==> inputs of run a <==
==> flow/design.v <==
module pokey_advanced (
    input clk,               
    input enable_179mhz,     
    input reset_n,           
    input [3:0] addr,        
    input [7:0] din,         
    input we,                
    output reg audio_pwm     
);
    reg [7:0] audf [0:3];  
    reg [7:0] audc [0:3];  
    reg [7:0] audctl;      
    reg [3:0]  poly4;
    reg [4:0]  poly5;
    reg [16:0] poly17; 
    reg [15:0] counter [0:3]; 
    reg [3:0]  chan_out;    
    reg [4:0] count_64k;    
    reg [6:0] count_15k;    
    reg tick_64khz;
    reg tick_15khz;
    always @(posedge clk) begin
        tick_64khz <= 0;
        tick_15khz <= 0;
        if (!reset_n) begin
            count_64k <= 0;
            count_15k <= 0;
        end else if (enable_179mhz) begin
            if (count_64k == 27) begin  
                count_64k <= 0;
                tick_64khz <= 1;
            end else begin
                count_64k <= count_64k + 1;
            end
            if (count_15k == 113) begin  
                count_15k <= 0;
                tick_15khz <= 1;
            end else begin
                count_15k <= count_15k + 1;
            end
        end
    end
    always @(posedge clk) begin
        if (!reset_n) begin
            audctl <= 0;
            audc[0]<=0; audc[1]<=0; audc[2]<=0; audc[3]<=0;
            audf[0]<=0; audf[1]<=0; audf[2]<=0; audf[3]<=0;
        end else if (we) begin
            case (addr)
                0: audf[0] <= din;
                1: audc[0] <= din;
                2: audf[1] <= din;
                3: audc[1] <= din;
                4: audf[2] <= din;
                5: audc[2] <= din;
                6: audf[3] <= din;
                7: audc[3] <= din;
                8: audctl <= din;
            endcase
        end
    end
    wire p4_next = !(poly4[3] ^ poly4[2]);
    wire p5_next = !(poly5[4] ^ poly5[2]);
    wire p17_next = !(poly17[16] ^ poly17[4]);
    always @(posedge clk) begin
        if (!reset_n) begin
            poly4 <= 4'b1011;
            poly5 <= 5'b10101;
            poly17 <= 17'b10101010101010101;
        end else if (enable_179mhz) begin
            poly4 <= {poly4[2:0], p4_next};
            poly5 <= {poly5[3:0], p5_next};
            poly17 <= {poly17[15:0], p17_next};
        end
    end
    wire link_12 = audctl[4];
    wire link_34 = audctl[3];
    wire use_15khz = audctl[0];  
    integer i;
    reg channel_tick;  
    always @(posedge clk) begin
        if (!reset_n) begin
            counter[0] <= 0; counter[1] <= 0; counter[2] <= 0; counter[3] <= 0;
            chan_out <= 0;
        end else
        for (i=0; i<4; i=i+1) begin
            channel_tick = (use_15khz) ? tick_15khz : tick_64khz;
            if (i == 0 && audctl[6]) channel_tick = enable_179mhz;
            if (i == 2 && audctl[5]) channel_tick = enable_179mhz;
            if (channel_tick) begin
                if (!((i==1 && link_12) || (i==3 && link_34))) begin
                    if (counter[i] == 0) begin
                        if (i==0 && link_12) 
                            counter[i] <= {audf[1], audf[0]}; 
                        else if (i==2 && link_34) 
                            counter[i] <= {audf[3], audf[2]}; 
                        else 
                            counter[i] <= audf[i];
                        case (audc[i][7:5])
                            3'b000: chan_out[i] <= poly17[16] && poly5[4];  
                            3'b001: chan_out[i] <= poly5[4];                
                            3'b010: chan_out[i] <= poly17[16] && poly5[4]; 
                            3'b011: chan_out[i] <= poly5[4];               
                            3'b100: chan_out[i] <= poly17[16];              
                            3'b101: chan_out[i] <= ~chan_out[i];            
                            3'b110: chan_out[i] <= poly17[16];             
                            3'b111: chan_out[i] <= ~chan_out[i];            
                        endcase
                    end else begin
                        counter[i] <= counter[i] - 1;
                    end
                end
            end
        end
    end
    reg [5:0] mixed_audio; 
    integer k;
    always @(*) begin
        mixed_audio = 0;
        for (k=0; k<4; k=k+1) begin
            if (chan_out[k]) begin
                mixed_audio = mixed_audio + audc[k][3:0];
            end
        end
    end
    reg [5:0] pwm_counter;
    always @(posedge clk) begin
        if (!reset_n) begin
            pwm_counter <= 0;
            audio_pwm <= 0;
        end else begin
            pwm_counter <= pwm_counter + 1;
            audio_pwm <= (pwm_counter < mixed_audio);
        end
    end
endmodule
==> flow/run.sh <==
#!/bin/bash
# the make line also repeats each setting of config.mk as NAME=value (left out here)
make -C /OpenROAD-flow-scripts/flow DESIGN_CONFIG=/design/flow/config.mk WORK_HOME=/design/flow/orfs CLKGATE_MAP_FILE= finish
==> flow/config.mk <==
export PLATFORM = sky130hd
export DESIGN_NAME = pokey_advanced
export DESIGN_NICKNAME = pokey_advanced
export VERILOG_FILES = /design/flow/design.v
export SDC_FILE = /design/flow/constraint.sdc
export NUM_CORES = 4
export LEC_CHECK = 0
export ABC_AREA = 0
export CAP_MARGIN = 35
export CELL_PAD_IN_SITES_GLOBAL_PLACEMENT = 1
export CORE_ASPECT_RATIO = 0.88
export CORE_MARGIN = 7
export CORE_UTILIZATION = 18
export GPL_ROUTABILITY_DRIVEN = 0
export GPL_TIMING_DRIVEN = 0
export MAX_ROUTING_LAYER = met4
export MIN_ROUTING_LAYER = met2
export PLACE_DENSITY_LB_ADDON = 0.15
export SETUP_SLACK_MARGIN = -0.05
export SLEW_MARGIN = 10
==> flow/constraint.sdc <==
create_clock -name core_clock -period 3.75 [get_ports {clk}]
set_input_delay 0.7500 -clock core_clock [delete_from_list [all_inputs] [get_ports {clk}]]
set_output_delay 0.7500 -clock core_clock [all_outputs]
set_load 0.01 [all_outputs]
==> inputs of run b, as changes to run a <==
==> flow/config.mk (replaced) <==
export PLATFORM = sky130hd
export DESIGN_NAME = pokey_advanced
export DESIGN_NICKNAME = pokey_advanced
export VERILOG_FILES = /design/flow/design.v
export SDC_FILE = /design/flow/constraint.sdc
export NUM_CORES = 4
export LEC_CHECK = 0
export ABC_AREA = 1
export CAP_MARGIN = 35
export CORE_ASPECT_RATIO = 1.27
export CORE_MARGIN = 7
export CORE_UTILIZATION = 24
export CTS_CLUSTER_DIAMETER = 246
export CTS_CLUSTER_SIZE = 94
export MAX_ROUTING_LAYER = met5
export MIN_ROUTING_LAYER = met1
export PLACE_DENSITY_LB_ADDON = 0.15
export SETUP_SLACK_MARGIN = -0.05
export SLEW_MARGIN = 20
==> flow/constraint.sdc (replaced) <==
create_clock -name core_clock -period 3.89 [get_ports {clk}]
set_input_delay 0.7780 -clock core_clock [delete_from_list [all_inputs] [get_ports {clk}]]
set_output_delay 0.7780 -clock core_clock [all_outputs]
set_load 0.01 [all_outputs]
==> inputs of run c, as changes to run a <==
==> flow/config.mk (replaced) <==
export PLATFORM = sky130hd
export DESIGN_NAME = pokey_advanced
export DESIGN_NICKNAME = pokey_advanced
export VERILOG_FILES = /design/flow/design.v
export SDC_FILE = /design/flow/constraint.sdc
export NUM_CORES = 4
export LEC_CHECK = 0
export ABC_AREA = 1
export CAP_MARGIN = 20
export CORE_MARGIN = 2
export CORE_UTILIZATION = 72
export PLACE_DENSITY_LB_ADDON = 0.19
export SLEW_MARGIN = 20
==> flow/constraint.sdc (replaced) <==
create_clock -name core_clock -period 3.62 [get_ports {clk}]
set_input_delay 0.7240 -clock core_clock [delete_from_list [all_inputs] [get_ports {clk}]]
set_output_delay 0.7240 -clock core_clock [all_outputs]
set_load 0.01 [all_outputs]
==> inputs of run d, as changes to run a <==
==> flow/config.mk (replaced) <==
export PLATFORM = sky130hd
export DESIGN_NAME = pokey_advanced
export DESIGN_NICKNAME = pokey_advanced
export VERILOG_FILES = /design/flow/design.v
export SDC_FILE = /design/flow/constraint.sdc
export NUM_CORES = 4
export LEC_CHECK = 0
export ABC_AREA = 0
export CAP_MARGIN = 35
export CORE_ASPECT_RATIO = 1.27
export CORE_MARGIN = 2
export CORE_UTILIZATION = 57
export MAX_ROUTING_LAYER = met5
export MIN_ROUTING_LAYER = met1
export PLACE_DENSITY_LB_ADDON = 0.15
export SLEW_MARGIN = 20
==> flow/constraint.sdc (replaced) <==
create_clock -name core_clock -period 3.89 [get_ports {clk}]
set_input_delay 0.7780 -clock core_clock [delete_from_list [all_inputs] [get_ports {clk}]]
set_output_delay 0.7780 -clock core_clock [all_outputs]
set_load 0.01 [all_outputs]
==> qor summary <==
quantity                                                            run c                     run a                     run d                     run b
Final min period                                                  3910 ps                   4560 ps                   4280 ps                   3640 ps
Global-route wire length before repair                           37400 um                  44700 um                  32200 um                  40900 um
Most common cell in the synthesized netlist      sky130_fd_sc_hd__nand2_1  sky130_fd_sc_hd__dfxtp_1  sky130_fd_sc_hd__dfxtp_1  sky130_fd_sc_hd__nand2_1
Logic area                                                      4970 um^2                 4890 um^2                 4820 um^2                 4870 um^2
Met2 demand-to-capacity share in global routing                     58.0%                     17.2%                     42.2%                     20.5%
Pin slew with the least headroom to its limit                     1070 ps                    901 ps                    765 ps                    802 ps
Die footprint                                                  13400 um^2                53600 um^2                15900 um^2                43100 um^2
Total chip power                                                  4350 uW                   4010 uW                   3840 uW                   4110 uW
Power dissipated by switching net loads                           1210 uW                   1100 uW                    856 uW                   1160 uW
Data arrival time of the critical path                            4300 ps                   4940 ps                   4640 ps                   4020 ps
Outcome                                          finished with violations  finished with violations  finished with violations            finished clean
Reasons for failing layout checks                            setup timing              setup timing              setup timing                         -
WL/cell                                                           16.2 um                   18.1 um                   16.3 um                   13.5 um
Chip Width                                                         116 um                    246 um                    112 um                    186 um
Count of mapped cells out of synthesis                               1342                       978                       978                      1342
Count of final setup violators                                          1                         1                         1                         0
Setup slack after placement                                       -141 ps                  -1040 ps                   -506 ps                  -7.88 ps
First-iteration detailed-routing DRC count                           1344                       999                       299                       538
Number of tap cells inserted                                          168                       608                       182                       486
Post-Synth Adder-Cell Area                                          4.56%                     4.94%                     4.94%                     4.56%
ClkCell Share                                                       5.78%                     5.72%                     6.64%                     5.81%
Vert. Die Dim                                                      116 um                    218 um                    142 um                    232 um
Power share of the combinational group                              11.6%                      5.9%                      4.7%                     11.2%
Wire length the detailed router placed on met1                    9940 um                      0 um                   8620 um                  12000 um
PostCTS Resize Cnt                                                     18                        13                         4                         0
Power share of the sequential group                                 45.8%                     47.3%                     47.5%                     45.0%
Synth Area in XOR/XNOR                                              1.95%                     3.91%                     3.91%                     1.95%
Power is estimated from default activity; no workload was simulated.
